==> run G: inputs <==
// median_calc
module median_calc #(parameter POPSIZE = 100,DATA_WIDTH = 8)(
    input logic clk,
    input logic rst,
    input logic [DATA_WIDTH-1:0] data_in,
    input logic data_rdy,
    output [DATA_WIDTH-1:0] median,
    output data_vld
);
logic [DATA_WIDTH-1:0] data_out_array[POPSIZE:0];
logic GT_array[POPSIZE:0];
logic [$clog2(POPSIZE):0] counter_d;
logic [$clog2(POPSIZE):0] counter_q;
logic [DATA_WIDTH-1:0] median_d;
logic [DATA_WIDTH-1:0] median_q;
logic data_vld_q;
logic data_vld_d;
logic reg_rst;
logic [DATA_WIDTH-1:0] data_in_d;
logic [DATA_WIDTH-1:0] data_in_q;
logic data_rdy_d;
logic data_rdy_q;
logic reg_rst_d;
logic reg_rst_q;
assign reg_rst = reg_rst_q;
assign data_rdy_d = data_rdy;
assign data_in_d = data_in;
assign GT_array[POPSIZE] = 0;
assign data_vld = data_vld_q;
assign median = median_q;
genvar i;
generate
  for (i = 0; i < POPSIZE; i++) begin : instance_gen
    if (i == 0) begin
      sort_reg #(
        .DATA_WIDTH(DATA_WIDTH)
      ) instance_0 (
        .clk(clk),
        .rst(rst),
        .clr(reg_rst),
        .GT_in(1'b0),
        .data_in(data_in),
        .prev_data('b0),
  ...
clock: 2.61 ns
lec_check: 0
abc_area: 1
cap_margin: 15
cell_pad_in_sites_detail_placement: 0
cell_pad_in_sites_global_placement: 2
core_aspect_ratio: 0.8
core_margin: 7
core_utilization: 59
cts_cluster_diameter: 382
gpl_routability_driven: 1
gpl_timing_driven: 0
max_routing_layer: met4
place_density_lb_addon: 0.13
setup_slack_margin: 0.2
slew_margin: 20
tns_end_percent: 65
run.sh (not shown) runs the stock make flow with config.mk's settings and CLKGATE_MAP_FILE=.
==> inputs of run X, as changes to run G <==
- ABC_AREA: 1 -> not set
- CAP_MARGIN: 15 -> 5
- CELL_PAD_IN_SITES_GLOBAL_PLACEMENT: 2 -> not set
- CORE_ASPECT_RATIO: 0.8 -> not set
- CORE_MARGIN: 7 -> 2
- CORE_UTILIZATION: 59 -> 72
- CTS_CLUSTER_DIAMETER: 382 -> 360
- GPL_TIMING_DRIVEN: 0 -> 1
- MAX_ROUTING_LAYER: met4 -> met5
- PLACE_DENSITY: not set -> 0.64
- PLACE_DENSITY_LB_ADDON: 0.13 -> not set
- SETUP_SLACK_MARGIN: 0.2 -> 0.61
- SLEW_MARGIN: 20 -> 10
==> flow/constraint.sdc (replaced) <==
create_clock -name core_clock -period 3.15 [get_ports {clk}]
set_input_delay 0.6300 -clock core_clock [delete_from_list [all_inputs] [get_ports {clk}]]
set_output_delay 0.6300 -clock core_clock [all_outputs]
set_load 0.01 [all_outputs]
==> comparison <==
- Run X went through all stages and came out clean. Run G never finished: it broke off in 3_1_place_gp_skip_io, error FLW-0024.
- Die area: run G is higher than run X (about 43%).
- Of run X and run G, run G has the higher synthesized cell count (gap about 34%, measured against run G).
- Area after synthesis: run X is lower than run G (8.0%).

========
==> trial 75 <==
==> flow/design.v <==
module sort_reg #(parameter DATA_WIDTH =8)(
    input logic clk,
    input logic rst,
    input logic clr,
    input logic GT_in,
    input logic [DATA_WIDTH-1:0] data_in,
    input logic [DATA_WIDTH-1:0] prev_data,
    input logic data_rdy,
    output logic [DATA_WIDTH-1:0] data_out,
    output logic GT
);
logic [DATA_WIDTH-1:0] data_out_d;
logic [DATA_WIDTH-1:0] data_out_q;
assign GT = (data_in >data_out_q);
assign data_out = data_out_q;
always_ff@(posedge clk or posedge rst)begin
    if(rst)begin
        data_out_q <= 'b0;
    end else if(clr) begin
        data_out_q <= 'b0;
    end else begin
        data_out_q <= data_out_d;
    end
end
always_comb begin
    if(data_rdy) begin
        if(GT && GT_in)begin
            data_out_d = prev_data;
        end else if(GT && !GT_in) begin
            data_out_d = data_in;
        end else begin
            data_out_d = data_out_q;
        end
    end else begin
        data_out_d = data_out_q;
    end
end
endmodule
module median_calc #(parameter POPSIZE = 100,DATA_WIDTH = 8)(
    input logic clk,
    input logic rst,
    input logic [DATA_WIDTH-1:0] data_in,
    input logic data_rdy,
    output [DATA_WIDTH-1:0] median,
    output data_vld
);
logic [DATA_WIDTH-1:0] data_out_array[POPSIZE:0];
logic GT_array[POPSIZE:0];
logic [$clog2(POPSIZE):0] counter_d;
logic [$clog2(POPSIZE):0] counter_q;
logic [DATA_WIDTH-1:0] median_d;
logic [DATA_WIDTH-1:0] median_q;
logic data_vld_q;
logic data_vld_d;
logic reg_rst;
logic [DATA_WIDTH-1:0] data_in_d;
logic [DATA_WIDTH-1:0] data_in_q;
logic data_rdy_d;
logic data_rdy_q;
logic reg_rst_d;
logic reg_rst_q;
assign reg_rst = reg_rst_q;
assign data_rdy_d = data_rdy;
assign data_in_d = data_in;
assign GT_array[POPSIZE] = 0;
assign data_vld = data_vld_q;
assign median = median_q;
genvar i;
generate
  for (i = 0; i < POPSIZE; i++) begin : instance_gen
    if (i == 0) begin
      sort_reg #(
        .DATA_WIDTH(DATA_WIDTH)
      ) instance_0 (
        .clk(clk),
        .rst(rst),
        .clr(reg_rst),
        .GT_in(1'b0),
        .data_in(data_in),
        .prev_data('b0),
        .data_out(data_out_array[0]),
        .GT(GT_array[0]),
        .data_rdy(data_rdy)
      );
    end else begin
      sort_reg #(
        .DATA_WIDTH(DATA_WIDTH)
      ) instance_i (
        .clk(clk),
        .rst(rst),
        .clr(reg_rst),
        .GT_in(GT_array[i-1]),  
        .data_in(data_in),
        .prev_data(data_out_array[i-1]),  
        .data_out(data_out_array[i]),
        .GT(GT_array[i]),
        .data_rdy(data_rdy)
      );
    end
  end
endgenerate
always_ff@(posedge clk or posedge rst)begin
    if(rst)begin
        counter_q <= 'b0;
        median_q <= 'b0;
        data_vld_q <= 'b0;
        data_in_q <= 'b0;
        data_rdy_q <='b0;
        reg_rst_q <= 'b0;
    end else begin
        data_in_q <=data_in_d;
        data_rdy_q <=data_rdy_d;
        counter_q <= counter_d;
        median_q <= median_d;
        data_vld_q <= data_vld_d;
        reg_rst_q <= reg_rst_d;
    end
end
always_comb begin
    reg_rst_d = 'b0;
        data_vld_d = 'b0;
        counter_d = counter_q;
        median_d = median_q;
        if (counter_q == POPSIZE) begin
            median_d = (POPSIZE % 2 == 0) ? data_out_array[POPSIZE/2 - 1] : data_out_array[POPSIZE/2];
            reg_rst_d = 'b1;
            data_vld_d = 'b1;
            counter_d = 'b0;
        end else if(counter_q == 0) begin
            reg_rst_d ='b0;
        end
        if (data_rdy) begin
            counter_d = counter_q + 1;
        end
    end
endmodule
==> flow/run.sh <==
#!/bin/bash
# the make line also repeats each setting of config.mk as NAME=value (left out here)
make -C /OpenROAD-flow-scripts/flow DESIGN_CONFIG=/design/flow/config.mk WORK_HOME=/design/flow/orfs CLKGATE_MAP_FILE= finish
==> flow/config.mk <==
export PLATFORM = sky130hd
export DESIGN_NAME = median_calc
export DESIGN_NICKNAME = median_calc
export VERILOG_FILES = /design/flow/design.v
export SDC_FILE = /design/flow/constraint.sdc
export NUM_CORES = 4
export LEC_CHECK = 0
export CAP_MARGIN = 20
export CELL_PAD_IN_SITES_DETAIL_PLACEMENT = 0
export CORE_MARGIN = 2
export CORE_UTILIZATION = 72
export CTS_CLUSTER_DIAMETER = 360
export GPL_ROUTABILITY_DRIVEN = 1
export GPL_TIMING_DRIVEN = 1
export MAX_ROUTING_LAYER = met5
export SETUP_SLACK_MARGIN = -0.18
export SLEW_MARGIN = 10
export TNS_END_PERCENT = 65
==> flow/constraint.sdc <==
create_clock -name core_clock -period 3.15 [get_ports {clk}]
set_input_delay 0.6300 -clock core_clock [delete_from_list [all_inputs] [get_ports {clk}]]
set_output_delay 0.6300 -clock core_clock [all_outputs]
set_load 0.01 [all_outputs]
==> trial 68: changes against trial 75 <==
==> flow/config.mk (replaced) <==
export PLATFORM = sky130hd
export DESIGN_NAME = median_calc
export DESIGN_NICKNAME = median_calc
export VERILOG_FILES = /design/flow/design.v
export SDC_FILE = /design/flow/constraint.sdc
export NUM_CORES = 4
export LEC_CHECK = 0
export CAP_MARGIN = 20
export CORE_MARGIN = 2
export CORE_UTILIZATION = 70
export CTS_CLUSTER_DIAMETER = 359
export CTS_CLUSTER_SIZE = 30
export HOLD_SLACK_MARGIN = 0.29
export PLACE_DENSITY = 0.6
export SLEW_MARGIN = 20
==> flow/constraint.sdc (replaced) <==
create_clock -name core_clock -period 1.83 [get_ports {clk}]
set_input_delay 0.3660 -clock core_clock [delete_from_list [all_inputs] [get_ports {clk}]]
set_output_delay 0.3660 -clock core_clock [all_outputs]
set_load 0.01 [all_outputs]
==> build 21: changes against trial 75 <==
==> flow/config.mk (replaced) <==
export PLATFORM = sky130hd
export DESIGN_NAME = median_calc
export DESIGN_NICKNAME = median_calc
export VERILOG_FILES = /design/flow/design.v
export SDC_FILE = /design/flow/constraint.sdc
export NUM_CORES = 4
export LEC_CHECK = 0
export CAP_MARGIN = 40
export CORE_MARGIN = 2
export CORE_UTILIZATION = 44
export MAX_ROUTING_LAYER = met4
export SLEW_MARGIN = 20
==> flow/constraint.sdc (replaced) <==
create_clock -name core_clock -period 3.5 [get_ports {clk}]
set_input_delay 0.7000 -clock core_clock [delete_from_list [all_inputs] [get_ports {clk}]]
set_output_delay 0.7000 -clock core_clock [all_outputs]
set_load 0.01 [all_outputs]
==> metrics.yaml <==
error: "[ERROR GRT-0232] Routing congestion too high. Check the congestion heatmap in the GUI."
placed_cells_incl_taps: 4017
rows: 76
cts.repair.resized: 354
status: "did not finish"
stop_stage: "5_1_grt"
groute.usage.overall_pct: 109
dpl-instance-area_sq_mm: 0.0361
place_congestion: 0.897
overflow: 5436
(the above is from trial 68)
==> metrics.yaml <==
status: "timing/DRC/antenna clean"
grt_use_met2_pct: 38.7
path_max_fanout: 27
timing.hold.worst.class: "input port to asynchronous set/reset pin"
placed_cells_incl_taps: 3868
cts.repair.resized: 0
overflow: 0
rows: 96
switchingPower_w: 0.0114
place_congestion: 0.833
dpl-instance-area_sq_mm: 0.0317
(the above is from build 21)
==> metrics.yaml <==
cp_num_cells: 8
rows: 75
place_congestion: 0.869
overflow: 0
top_area_share_pct: 34.4
cts.repair.resized: 0
synth.yosys.num_cells: 3070
groute.usage.overall_pct: 35.9
dpl-instance-area_sq_mm: 0.0313
status: "timing/DRC/antenna clean"
detail_route.iter0.violations: 2128
placed_cells_incl_taps: 3527
(the above is from trial 75)

========
==> branch lagoon: inputs <==
// median_calc: RTL as listed in full above, without the edits since
clock: 2.59 ns
lec_check: 0
cap_margin: 20
core_margin: 2
core_utilization: 68
cts_cluster_size: 36
setup_slack_margin: -0.25
slew_margin: 20
==> inputs of branch amber, as changes to branch lagoon <==
Settings changed: CAP_MARGIN 20 to 10, CELL_PAD_IN_SITES_DETAIL_PLACEMENT set to 1, CORE_UTILIZATION 68 to 27, CTS_CLUSTER_DIAMETER set to 75, CTS_CLUSTER_SIZE 36 to not set, GPL_ROUTABILITY_DRIVEN set to 0, HOLD_SLACK_MARGIN set to 0.19, MAX_ROUTING_LAYER set to met4, PLACE_DENSITY set to 0.6, SETUP_SLACK_MARGIN -0.25 to 0.3, SLEW_MARGIN 20 to 5.
==> flow/constraint.sdc (replaced) <==
create_clock -name core_clock -period 3.5 [get_ports {clk}]
set_input_delay 0.7000 -clock core_clock [delete_from_list [all_inputs] [get_ports {clk}]]
set_output_delay 0.7000 -clock core_clock [all_outputs]
set_load 0.01 [all_outputs]
==> inputs of branch fjord, as changes to branch lagoon <==
Settings changed: CORE_UTILIZATION 68 to 40, CTS_CLUSTER_SIZE 36 to not set, PLACE_DENSITY set to 0.6, SETUP_SLACK_MARGIN -0.25 to not set.
==> flow/constraint.sdc (replaced) <==
create_clock -name core_clock -period 2.86 [get_ports {clk}]
set_input_delay 0.5720 -clock core_clock [delete_from_list [all_inputs] [get_ports {clk}]]
set_output_delay 0.5720 -clock core_clock [all_outputs]
set_load 0.01 [all_outputs]
==> qor summary <==
quantity                                                  branch amber  branch lagoon  branch fjord
Global-route wire length before repair                          145 mm         136 mm        136 mm
Static power due to leakage                                    14.6 nW        15.3 nW       15.2 nW
HPWL after DPL                                                 59.0 mm        56.7 mm       57.7 mm
Metal3 WL                                                      2.65 mm        4.80 mm       2.95 mm
# Taps                                                            1488            592           969
Run status                                    timing/DRC/antenna clean  timing/DRC/antenna clean  timing/DRC/antenna clean
Filler cell count                                                12600           2863          6777
Internal power                                                0.0159 W       0.0232 W      0.0205 W
Placed Cells incl. Taps                                           4445           3681          4034
Tightest Pin Transition                                       0.939 ns       0.893 ns      0.883 ns
Worst IR Drop VDD                                           0.000443 V     0.000793 V    0.000577 V
Relative contribution of sequential cells to total power         30.7%          29.6%         29.9%
Number of non-filler instances in the completed layout            4536           3765          4126
Power drawn by the sequential cells                          0.00859 W       0.0117 W      0.0105 W
Endpoint arrival time on the critical path                     2.00 ns        1.78 ns       2.01 ns
Headroom to the max-slew limit                                   37.4%          40.5%         41.1%
Number of buffers created by CTS                                    52             48            51
Grt met2 use                                                     25.8%          59.2%         35.1%
DRT Wirelength                                                 86.9 mm        81.9 mm       82.3 mm
Hold path startpoint                                      counter_q[6]     data_in[4]             -
Number of placement rows                                           122             77           100
Pwr Total                                                     0.0280 W       0.0396 W      0.0351 W
Clock Latency Late Sink                                        0.63 ns        0.60 ns       0.61 ns
Comb area share                                                  52.6%          52.8%         52.5%

========
==> violet: inputs <==
// median_calc: RTL as listed in full above, without the edits since
Settings: LEC_CHECK=0, CAP_MARGIN=20, CORE_MARGIN=2, CORE_UTILIZATION=72, CTS_CLUSTER_SIZE=36, PLACE_DENSITY_LB_ADDON=0.2, SETUP_SLACK_MARGIN=0.64, SLEW_MARGIN=20; clock period 2.59 ns.
==> inputs of ember, as changes to violet <==
Settings changed: CELL_PAD_IN_SITES_DETAIL_PLACEMENT set to 0, CTS_CLUSTER_DIAMETER set to 382, CTS_CLUSTER_SIZE 36 to 21, GPL_ROUTABILITY_DRIVEN set to 1, GPL_TIMING_DRIVEN set to 1, HOLD_SLACK_MARGIN set to 0.29, MAX_ROUTING_LAYER set to met5, PLACE_DENSITY_LB_ADDON 0.2 to unset, SETUP_SLACK_MARGIN 0.64 to unset, TNS_END_PERCENT set to 65.
==> flow/constraint.sdc (replaced) <==
create_clock -name core_clock -period 2.2 [get_ports {clk}]
set_input_delay 0.4400 -clock core_clock [delete_from_list [all_inputs] [get_ports {clk}]]
set_output_delay 0.4400 -clock core_clock [all_outputs]
set_load 0.01 [all_outputs]
==> inputs of garnet, as changes to violet <==
Settings changed: CELL_PAD_IN_SITES_DETAIL_PLACEMENT set to 0, CORE_UTILIZATION 72 to 71, CTS_CLUSTER_DIAMETER set to 73, CTS_CLUSTER_SIZE 36 to unset, GPL_ROUTABILITY_DRIVEN set to 1, GPL_TIMING_DRIVEN set to 1, MAX_ROUTING_LAYER set to met5, PLACE_DENSITY_LB_ADDON 0.2 to 0.13, SETUP_SLACK_MARGIN 0.64 to 0.22, TNS_END_PERCENT set to 65.
==> inputs of juniper, as changes to violet <==
Settings changed: CELL_PAD_IN_SITES_DETAIL_PLACEMENT set to 1, CELL_PAD_IN_SITES_GLOBAL_PLACEMENT set to 2, CORE_ASPECT_RATIO set to 1.31, CORE_UTILIZATION 72 to 65, CTS_CLUSTER_DIAMETER set to 75, CTS_CLUSTER_SIZE 36 to unset, GPL_ROUTABILITY_DRIVEN set to 0, HOLD_SLACK_MARGIN set to 0.12, MAX_ROUTING_LAYER set to met4, PLACE_DENSITY set to 0.6, PLACE_DENSITY_LB_ADDON 0.2 to unset, SETUP_SLACK_MARGIN 0.64 to 0.3, SLEW_MARGIN 20 to 5.
==> flow/constraint.sdc (replaced) <==
create_clock -name core_clock -period 3.38 [get_ports {clk}]
set_input_delay 0.6760 -clock core_clock [delete_from_list [all_inputs] [get_ports {clk}]]
set_output_delay 0.6760 -clock core_clock [all_outputs]
set_load 0.01 [all_outputs]
==> comparison <==
Against garnet, the combinational power of ember is larger by about 26%.
In ember the final area is higher than in garnet, by about 1.1%.
Register-to-register slack: garnet is higher than ember (0.45 ns).
garnet produced a clean layout. juniper aborted during global placement without I/O on GPL-0301. ember reached the layout checks and failed them: setup timing. violet never finished: it broke off in global routing with DPL-0038.
Of ember and garnet, ember has the higher non-clock buffer count (gap 104).
Synthesized area is the same in violet and garnet.
In flip-flop count, ember and garnet do not differ.
Between ember and garnet, the lower via count is in garnet (gap 1.1%, measured against garnet).
Sequential share of layout area: garnet is higher than ember (0.35 points).
Of garnet and ember, ember has the higher utilization (gap 1.5 points).
No activity file was given, so power comes from the tool's default toggle rates.
